Setup of run A:
// ResonantLowPassFilter
module ResonantLowPassFilter(
    input clk,
    input signed [15:0] audio_in,
    input signed [15:0] cutoff,
    input signed [15:0] resonance,
    input signed [15:0] gain,
    input reset_n,
    output reg signed [15:0] filtered_audio
);
    parameter [15:0] MAX_POS_VALUE = 16'h7FFF;
    parameter [15:0] MIN_NEG_VALUE = -16'h8000;
    reg signed [15:0] state;
    reg signed [15:0] feedback;
    reg signed [15:0] output_reg;
    reg signed [15:0] alpha;
    reg signed [15:0] beta;
    reg signed [15:0] gamma;
    wire signed [31:0] fb_prod  = $signed(state) * $signed(beta);
    wire signed [31:0] out_prod = $signed(state) * $signed(alpha);
    wire signed [16:0] fb_full  = fb_prod >>> 15;
    wire signed [16:0] out_full = out_prod >>> 15;
    wire signed [16:0] st_full  = $signed(audio_in) - $signed(feedback);
    wire signed [16:0] fa_full  = $signed(output_reg) + ($signed(gamma) >>> 1);
    function signed [15:0] sat17;
        input signed [16:0] v;
        begin
            if (v > $signed({MAX_POS_VALUE[15], MAX_POS_VALUE}))
                sat17 = $signed(MAX_POS_VALUE);
            else if (v < $signed({MIN_NEG_VALUE[15], MIN_NEG_VALUE}))
                sat17 = $signed(MIN_NEG_VALUE);
            else
                sat17 = v[15:0];
        end
    endfunction
    always @(posedge clk or negedge reset_n) begin
        if (!reset_n) begin
            state <= $signed(16'h0000);
            feedback <= $signed(16'h0000);
            output_reg <= $signed(16'h0000);
            alpha <= $signed(16'h0000);
            beta <= $signed(16'h0000);
            gamma <= $signed(16'h0000);
            filtered_audio <= $signed(16'h0000);
        end else begin
            alpha <= $signed(cutoff);
            beta <= $signed(resonance);
            gamma <= $signed(gain);
            feedback <= sat17(fb_full);
            state <= sat17(st_full);
            output_reg <= sat17(out_full);
            filtered_audio <= sat17(fa_full);  
        end
    end
endmodule
For scale: roughly 82 I/O pins, about 24,000 um^2 of cells after synthesis.
Settings: LEC_CHECK=0, CAP_MARGIN=20, CELL_PAD_IN_SITES_GLOBAL_PLACEMENT=1, CORE_MARGIN=2, CORE_UTILIZATION=40, CTS_CLUSTER_DIAMETER=345, CTS_CLUSTER_SIZE=22, HOLD_SLACK_MARGIN=-0.1, SETUP_SLACK_MARGIN=0.05, SLEW_MARGIN=20; clock period 7.0 ns.
run.sh (not shown) runs the stock make flow with config.mk's settings and CLKGATE_MAP_FILE=.
Run A: full flow OK, the timing, DRC and antenna checks passed
What run B does differently from run A at the input level:
# run A
export LEC_CHECK = 0
export CAP_MARGIN = 20
export CELL_PAD_IN_SITES_GLOBAL_PLACEMENT = 1
export CORE_MARGIN = 2
export CORE_UTILIZATION = 40
export CTS_CLUSTER_DIAMETER = 345
export CTS_CLUSTER_SIZE = 22
export HOLD_SLACK_MARGIN = -0.1
export SETUP_SLACK_MARGIN = 0.05
export SLEW_MARGIN = 20
create_clock -name core_clock -period 7.0 [get_ports {clk}]
# run B
export LEC_CHECK = 0
export CAP_MARGIN = 20
export CELL_PAD_IN_SITES_GLOBAL_PLACEMENT = 0
export CORE_MARGIN = 2
export CORE_UTILIZATION = 63
export CTS_CLUSTER_DIAMETER = 345
export CTS_CLUSTER_SIZE = 16
export HOLD_SLACK_MARGIN = -0.1
export PLACE_DENSITY = 0.42
export SETUP_SLACK_MARGIN = 0.05
export SLEW_MARGIN = 10
export TNS_END_PERCENT = 20
create_clock -name core_clock -period 7.0 [get_ports {clk}]
### Flow results
- Run B finished every stage and its layout cleared the timing, DRC and antenna checks.
- After detailed routing, run A needs more wire than run B.
- The higher initial antenna violation count came out of run A.
- Per the comparison of run B with run A, clock-cell share of area flat, final area down 2.5%, non-clock buffer count down about 14%.
- For data arrival time of the critical path, run A and run B come out practically identical.
- The logic share of the area reported for run B is greater than that of run A by 1.8 points.
For run C, these inputs were changed with respect to run B:
# run B
export LEC_CHECK = 0
export CAP_MARGIN = 20
export CELL_PAD_IN_SITES_GLOBAL_PLACEMENT = 0
export CORE_MARGIN = 2
export CORE_UTILIZATION = 63
export CTS_CLUSTER_DIAMETER = 345
export CTS_CLUSTER_SIZE = 16
export HOLD_SLACK_MARGIN = -0.1
export PLACE_DENSITY = 0.42
export SETUP_SLACK_MARGIN = 0.05
export SLEW_MARGIN = 10
export TNS_END_PERCENT = 20
create_clock -name core_clock -period 7.0 [get_ports {clk}]
# run C
export LEC_CHECK = 0
export CAP_MARGIN = 20
export CORE_MARGIN = 2
export CORE_UTILIZATION = 31
export CTS_CLUSTER_DIAMETER = 218
export CTS_CLUSTER_SIZE = 100
export SLEW_MARGIN = 20
export TNS_END_PERCENT = 5
create_clock -name core_clock -period 7.0 [get_ports {clk}]
Results
Taking run B as 1.0, run C lands at 2.1 on area of the core.
Per the comparison of run C with run B, fraction of area in multi-input gates went down 2.2 points, via count went down 2.3%, transition time at the pin with the least slew margin went up 99 ps, total detailed-routing wirelength went down 2.4%.
Run B went all the way through the flow, and no timing, DRC or antenna check failed.
Run C completed every stage of the flow, and the final layout passed the timing, DRC and antenna checks.
For run D, these inputs were changed with respect to run C:
# run C
export LEC_CHECK = 0
export CAP_MARGIN = 20
export CORE_MARGIN = 2
export CORE_UTILIZATION = 31
export CTS_CLUSTER_DIAMETER = 218
export CTS_CLUSTER_SIZE = 100
export SLEW_MARGIN = 20
export TNS_END_PERCENT = 5
create_clock -name core_clock -period 7.0 [get_ports {clk}]
# run D
export LEC_CHECK = 0
export CAP_MARGIN = 20
export CORE_MARGIN = 5
export CORE_UTILIZATION = 34
export MIN_ROUTING_LAYER = met2
export PLACE_DENSITY_LB_ADDON = 0.02
export SLEW_MARGIN = 20
export TNS_END_PERCENT = 5
create_clock -name core_clock -period 7.0 [get_ports {clk}]
Findings:
Run D reports a higher required time of the critical path than run C does.
Lower overall routed net length goes to run C over run D.
Global-route wire length before repair, run C and run D: larger value in run D
The flow did not stop early for run D: all stages ran, and the layout cleared the timing, DRC and antenna checks.
What run E does differently from run D at the input level:
# run D
export LEC_CHECK = 0
export CAP_MARGIN = 20
export CORE_MARGIN = 5
export CORE_UTILIZATION = 34
export MIN_ROUTING_LAYER = met2
export PLACE_DENSITY_LB_ADDON = 0.02
export SLEW_MARGIN = 20
export TNS_END_PERCENT = 5
create_clock -name core_clock -period 7.0 [get_ports {clk}]
# run E
export LEC_CHECK = 0
export CAP_MARGIN = 20
export CORE_MARGIN = 7
export CORE_UTILIZATION = 40
export MAX_ROUTING_LAYER = met4
export SLEW_MARGIN = 20
create_clock -name core_clock -period 7.0 [get_ports {clk}]
Notes after the runs:
- Taking run D over run E, the detailed-placement wirelength estimate ratio works out to 1.13.
- Sequential share of layout area, run E and run D, lower one = run D.
- Delta (run E minus run D): first-pass GRT wire length shows a reduction of about 10%, wire length shows a reduction of 9900 um, number of global-route vias before repair shows a reduction of 9,039, minimum clock period shows a reduction of 23 ps.
For run F, these inputs were changed with respect to run E:
# run E
export LEC_CHECK = 0
export CAP_MARGIN = 20
export CORE_MARGIN = 7
export CORE_UTILIZATION = 40
export MAX_ROUTING_LAYER = met4
export SLEW_MARGIN = 20
create_clock -name core_clock -period 7.0 [get_ports {clk}]
# run F
export LEC_CHECK = 0
export ABC_AREA = 1
export CAP_MARGIN = 20
export CORE_ASPECT_RATIO = 0.98
export CORE_MARGIN = 7
export CORE_UTILIZATION = 47
export CTS_CLUSTER_DIAMETER = 34
export GPL_ROUTABILITY_DRIVEN = 0
export MAX_ROUTING_LAYER = met4
export PLACE_DENSITY_LB_ADDON = 0.09
export SLEW_MARGIN = 20
create_clock -name core_clock -period 7.0 [get_ports {clk}]
==> comparison <==
Per the comparison of run F with run E, initial antenna violation count lost 1, worst hold slack lost 59 ps, AND-OR/OR-AND share of the synthesized area lost 1.2 points.
Row total nets after synthesis: run F higher / run E lower
Min amount of wire on met2 after detailed routing across run E and run F: run E
Routed via count deteriorates in run F relative to run E.
Comparing the two runs side by side, run F comes out ahead of run E on worst setup slack.
